Setup of job 3505:
// buck_converter_top
module buck_converter_top #(
    parameter CLK_FREQ = 100_000_000,
    parameter PWM_FREQ = 100_000,
    parameter V_REF = 12'd2048,
    parameter KP = 16'd100,
    parameter KI = 16'd10,
    parameter KD = 16'd5
)(
    input wire clk,
    input wire rst_n,
    input wire [11:0] adc_data,
    input wire adc_valid,
    output wire pwm_out,
    output wire [11:0] voltage_monitor,
    output wire [9:0] duty_cycle_monitor
);
Size in the first run: ~1,600 cells after synthesis, roughly 16,000 µm² of cells after synthesis.
Settings: LEC_CHECK=0, CAP_MARGIN=20, CORE_MARGIN=2, CORE_UTILIZATION=70, CTS_CLUSTER_DIAMETER=47, SLEW_MARGIN=20; clock period 4.05 ns.
run.sh (not shown) runs the stock make flow with config.mk's settings and CLKGATE_MAP_FILE=.
The flow for job 3505 finished, though final verification flagged setup timing.
Edits applied to the flow inputs when going from job 3505 to job 5686:
Settings: removing CTS_CLUSTER_DIAMETER (formerly 47); changing CORE_UTILIZATION from 70 to 66; changing the clock period (ns, I/O delays scaled along) from 4.05 to 4.75.
Results
Job 5686 completed; timing, DRC and antenna clean
Taking job 3505 as the reference point, the area of the multi-input gates of job 5686 falls by 530 µm².
Relative to job 3505, the maximum number of pins on one net before global-route repair of job 5686 is lower by 3.
Diff job 3505 -> job 5686 | per-cell via count in the routed design | decrease of about 4.7%
Looking at total number of nets in the final design, job 5686 sits 159 lower than job 3505 does.
Shortest clock period the worst path allows after layout (lower): job 3505
Edits applied to the flow inputs when going from job 5686 to job 4181:
Settings: CORE_UTILIZATION: 66 -> 64; ABC_AREA: unset -> 1; the clock period (ns, I/O delays scaled along): 4.75 -> 2.93.
[summary]
When job 4181 is measured against job 5686, its final weighted congestion in routability-driven placement turns out 3.7% higher.
Wire length on met2, job 5686 and job 4181: lower on job 5686
| via count | job 4181 vs job 5686 | about 46% higher |
Footprint of the flip-flops and latches in job 4181 vs job 5686: up 0.39%
Job 5686 and job 4181: one clean run, job 5686; the rest did not finish clean.
Job 4181 finished all stages; however, its layout fails the closing checks, the failures being setup timing.
Run comparison: job 4181 worst min-delay path category primary input to async pin; job 5686 worst min-delay path category register to register
Number of tap cells added at floorplan: higher on job 4181
[compare] base=job 5686 new=job 4181: sequential share of layout area went down 6.8 points; largest stage delay on the critical path held; met3 wire length went up 2.3 mm; maximum number of pins on one net before global-route repair went down about 28%; minimum clock period after layout went down 0.47 ns.

* * *

== build 20 ==
Starting RTL as in the previous note.
Settings: LEC_CHECK=0, CAP_MARGIN=20, CELL_PAD_IN_SITES_DETAIL_PLACEMENT=1, CORE_MARGIN=2, CORE_UTILIZATION=40, CTS_CLUSTER_SIZE=66, GPL_ROUTABILITY_DRIVEN=0, HOLD_SLACK_MARGIN=-0.05, MAX_ROUTING_LAYER=met4, SLEW_MARGIN=30, TNS_END_PERCENT=10; clock period 10.0 ns.
Changes in build 61 relative to build 20:
Settings: a change of SLEW_MARGIN from 30 to 15; a deleted TNS_END_PERCENT that had been 10; a deleted CELL_PAD_IN_SITES_DETAIL_PLACEMENT that had been 1; a deleted HOLD_SLACK_MARGIN that had been -0.05; a deleted CTS_CLUSTER_SIZE that had been 66; a change of CAP_MARGIN from 20 to 25; a deleted GPL_ROUTABILITY_DRIVEN that had been 0; an added ABC_AREA of 1; a deleted MAX_ROUTING_LAYER that had been met4.
--- outcome ---
- Against build 20 as the reference, build 61 delivers a higher total wire length after detailed routing.
- Diff build 20 -> build 61: basic-gate share of the synthesized area counting and, or, nand and nor cells rose by 12 points, initial cell density of the core fell by 0.31 points.
- Cmp build 61 vs build 20: chip area line of the yosys report higher in build 61
- Against build 20, build 61 comes in 1.8 points lower on sequential share of layout area.
Inputs modified between build 61 and build 57:
Settings: an added TNS_END_PERCENT of 30; an added CTS_CLUSTER_DIAMETER of 257; a change of SLEW_MARGIN from 15 to 25; a change of CAP_MARGIN from 25 to 5; an added GPL_ROUTABILITY_DRIVEN of 0; an added PLACE_DENSITY_LB_ADDON of 0.1; an added MAX_ROUTING_LAYER of met4; an added CELL_PAD_IN_SITES_GLOBAL_PLACEMENT of 3; an added MIN_ROUTING_LAYER of met2; an added CORE_ASPECT_RATIO of 0.92.
### Flow results
- Going from build 61 to build 57, fraction of the cycle the final worst path needs moved down, total track usage moved up.
- When build 57 is set beside build 61, its global-route wire length before repair turns out to be 6000 um larger.
- Build 57 vs build 61 on count of placed standard cells in the final layout, fillers left out: build 57 is the higher one.
- Of build 61 and build 57, only build 61 finishes the flow clean.
- Build 57: flow complete, layout not clean; failing: DRC
- Relative to build 61, build 57 improves worst hold-check slack.

* * *

## run A
The RTL this note starts from:
==> flow/design.v <==
module adc_interface (
    input wire clk,
    input wire rst_n,
    input wire [11:0] adc_data,
    input wire adc_valid,
    output reg [11:0] voltage_fb,
    output reg data_ready
);
    always @(posedge clk or negedge rst_n) begin
        if (!rst_n) begin
            voltage_fb <= 12'd0;
            data_ready <= 1'b0;
        end else begin
            if (adc_valid) begin
                voltage_fb <= adc_data;
                data_ready <= 1'b1;
            end else begin
                data_ready <= 1'b0;
            end
        end
    end
endmodule
module pid_controller #(
    parameter DATA_WIDTH = 12,
    parameter KP = 16'd100,
    parameter KI = 16'd10,
    parameter KD = 16'd5,
    parameter SETPOINT = 12'd2048
)(
    input wire clk,
    input wire rst_n,
    input wire [DATA_WIDTH-1:0] feedback,
    input wire fb_valid,
    output reg [9:0] control_out,
    output reg out_valid
);
    reg signed [DATA_WIDTH:0] error;
    reg signed [DATA_WIDTH:0] prev_error;
    reg signed [31:0] integral;
    reg signed [DATA_WIDTH:0] derivative;
    reg signed [31:0] p_term, i_term, d_term;
    reg signed [31:0] pid_sum;
    always @(posedge clk or negedge rst_n) begin
        if (!rst_n) begin
            error <= 0;
            prev_error <= 0;
            integral <= 0;
            derivative <= 0;
            p_term <= 0;
            i_term <= 0;
            d_term <= 0;
            pid_sum <= 0;
            control_out <= 10'd512;
            out_valid <= 1'b0;
        end else if (fb_valid) begin
            error <= SETPOINT - feedback;
            prev_error <= error;
            if (integral + error > 32'sd100000)
                integral <= 32'sd100000;
            else if (integral + error < -32'sd100000)
                integral <= -32'sd100000;
            else
                integral <= integral + error;
            derivative <= error - prev_error;
            p_term <= ($signed({16'd0, KP}) * error) >>> 8;
            i_term <= ($signed({16'd0, KI}) * integral) >>> 16;
            d_term <= ($signed({16'd0, KD}) * derivative) >>> 8;
            pid_sum <= p_term + i_term + d_term + 32'sd512;
            if (pid_sum > 32'sd1023)
                control_out <= 10'd1023;
            else if (pid_sum < 32'sd0)
                control_out <= 10'd0;
            else
                control_out <= pid_sum[9:0];
            out_valid <= 1'b1;
        end else begin
            out_valid <= 1'b0;
        end
    end
endmodule
module pwm_generator #(
    parameter CLK_FREQ = 100_000_000,
    parameter PWM_FREQ = 100_000,
    parameter PWM_RESOLUTION = 10
)(
    input wire clk,
    input wire rst_n,
    input wire [PWM_RESOLUTION-1:0] duty_cycle,
    output reg pwm_out
);
    localparam COUNTER_MAX = CLK_FREQ / PWM_FREQ;
    reg [$clog2(COUNTER_MAX)-1:0] counter;
    reg [PWM_RESOLUTION-1:0] duty_reg;
    reg [PWM_RESOLUTION-1:0] compare_val;
    always @(posedge clk or negedge rst_n) begin
        if (!rst_n) begin
            counter <= 0;
            duty_reg <= 0;
            compare_val <= 0;
            pwm_out <= 1'b0;
        end else begin
            if (counter < COUNTER_MAX - 1) begin
                counter <= counter + 1;
            end else begin
                counter <= 0;
                duty_reg <= duty_cycle;
            end
            compare_val <= (duty_reg * COUNTER_MAX) >> PWM_RESOLUTION;
            pwm_out <= (counter < compare_val) ? 1'b1 : 1'b0;
        end
    end
endmodule
module buck_converter_top #(
    parameter CLK_FREQ = 100_000_000,
    parameter PWM_FREQ = 100_000,
    parameter V_REF = 12'd2048,
    parameter KP = 16'd100,
    parameter KI = 16'd10,
    parameter KD = 16'd5
)(
    input wire clk,
    input wire rst_n,
    input wire [11:0] adc_data,
    input wire adc_valid,
    output wire pwm_out,
    output wire [11:0] voltage_monitor,
    output wire [9:0] duty_cycle_monitor
);
    wire [11:0] voltage_fb;
    wire adc_ready;
    wire [9:0] duty_cycle;
    wire pid_valid;
    adc_interface adc_if (
        .clk(clk),
        .rst_n(rst_n),
        .adc_data(adc_data),
        .adc_valid(adc_valid),
        .voltage_fb(voltage_fb),
        .data_ready(adc_ready)
    );
    pid_controller #(
        .DATA_WIDTH(12),
        .KP(KP),
        .KI(KI),
        .KD(KD),
        .SETPOINT(V_REF)
    ) pid_ctrl (
        .clk(clk),
        .rst_n(rst_n),
        .feedback(voltage_fb),
        .fb_valid(adc_ready),
        .control_out(duty_cycle),
        .out_valid(pid_valid)
    );
    pwm_generator #(
        .CLK_FREQ(CLK_FREQ),
        .PWM_FREQ(PWM_FREQ),
        .PWM_RESOLUTION(10)
    ) pwm_gen (
        .clk(clk),
        .rst_n(rst_n),
        .duty_cycle(duty_cycle),
        .pwm_out(pwm_out)
    );
    assign voltage_monitor = voltage_fb;
    assign duty_cycle_monitor = duty_cycle;
endmodule
==> flow/config.mk <==
export PLATFORM = sky130hd
export DESIGN_NAME = buck_converter_top
export DESIGN_NICKNAME = buck_converter_top
export VERILOG_FILES = /design/flow/design.v
export SDC_FILE = /design/flow/constraint.sdc
export NUM_CORES = 4
export LEC_CHECK = 0
export ABC_AREA = 0
export CAP_MARGIN = 30
export CELL_PAD_IN_SITES_DETAIL_PLACEMENT = 1
export CORE_ASPECT_RATIO = 1.36
export CORE_MARGIN = 2
export CORE_UTILIZATION = 28
export CTS_CLUSTER_DIAMETER = 230
export GPL_ROUTABILITY_DRIVEN = 1
export MAX_ROUTING_LAYER = met5
export MIN_ROUTING_LAYER = met2
export PLACE_DENSITY_LB_ADDON = 0.01
export SETUP_SLACK_MARGIN = 0.18
export SLEW_MARGIN = 20
==> flow/constraint.sdc <==
create_clock -name core_clock -period 6.32 [get_ports {clk}]
set_input_delay 1.2640 -clock core_clock [delete_from_list [all_inputs] [get_ports {clk}]]
set_output_delay 1.2640 -clock core_clock [all_outputs]
set_load 0.01 [all_outputs]
--- input diff run A..run B ---
==> flow/config.mk <==
export PLATFORM = sky130hd
export DESIGN_NAME = buck_converter_top
export DESIGN_NICKNAME = buck_converter_top
export VERILOG_FILES = /design/flow/design.v
export SDC_FILE = /design/flow/constraint.sdc
export NUM_CORES = 4
export LEC_CHECK = 0
export CAP_MARGIN = 20
export CORE_MARGIN = 2
export CORE_UTILIZATION = 60
export SLEW_MARGIN = 20
==> flow/constraint.sdc <==
create_clock -name core_clock -period 3.29 [get_ports {clk}]
set_input_delay 0.6580 -clock core_clock [delete_from_list [all_inputs] [get_ports {clk}]]
set_output_delay 0.6580 -clock core_clock [all_outputs]
set_load 0.01 [all_outputs]
Findings:
- The final cell count without fillers reported for run B is smaller than that of run A by 49.
- [run B] flow finished | final checks: failed | reasons: setup timing
- Share of the clock period used by the worst path, run B and run A: higher on run B
Input-level comparison between run C and run B:
--- a/flow/config.mk
+++ b/flow/config.mk
@@ -10 +10 @@
-export CORE_UTILIZATION = 60
+export CORE_UTILIZATION = 40
==> flow/constraint.sdc <==
create_clock -name core_clock -period 10.0 [get_ports {clk}]
set_input_delay 2.0000 -clock core_clock [delete_from_list [all_inputs] [get_ports {clk}]]
set_output_delay 2.0000 -clock core_clock [all_outputs]
set_load 0.01 [all_outputs]
Notes after the runs:
Run C: all stages complete, timing, DRC and antenna checks passed. Post-placement setup slack (run C over run B): increase, 6.20 ns. Against run B, run C comes in 4.7 points higher on multi-input gate share of the layout cell area. In the flow results for run B and run C, the post-route fraction of the period consumed by the critical path is smaller on run C. Looking at die span in y, run C sits about 22% higher than run B does. Taking run B as the reference, in run C post-route clock skew shows a reduction of 0.0052 ns; detailed router's first-iteration violation count shrank by 36%; core utilization dropped 36 points.
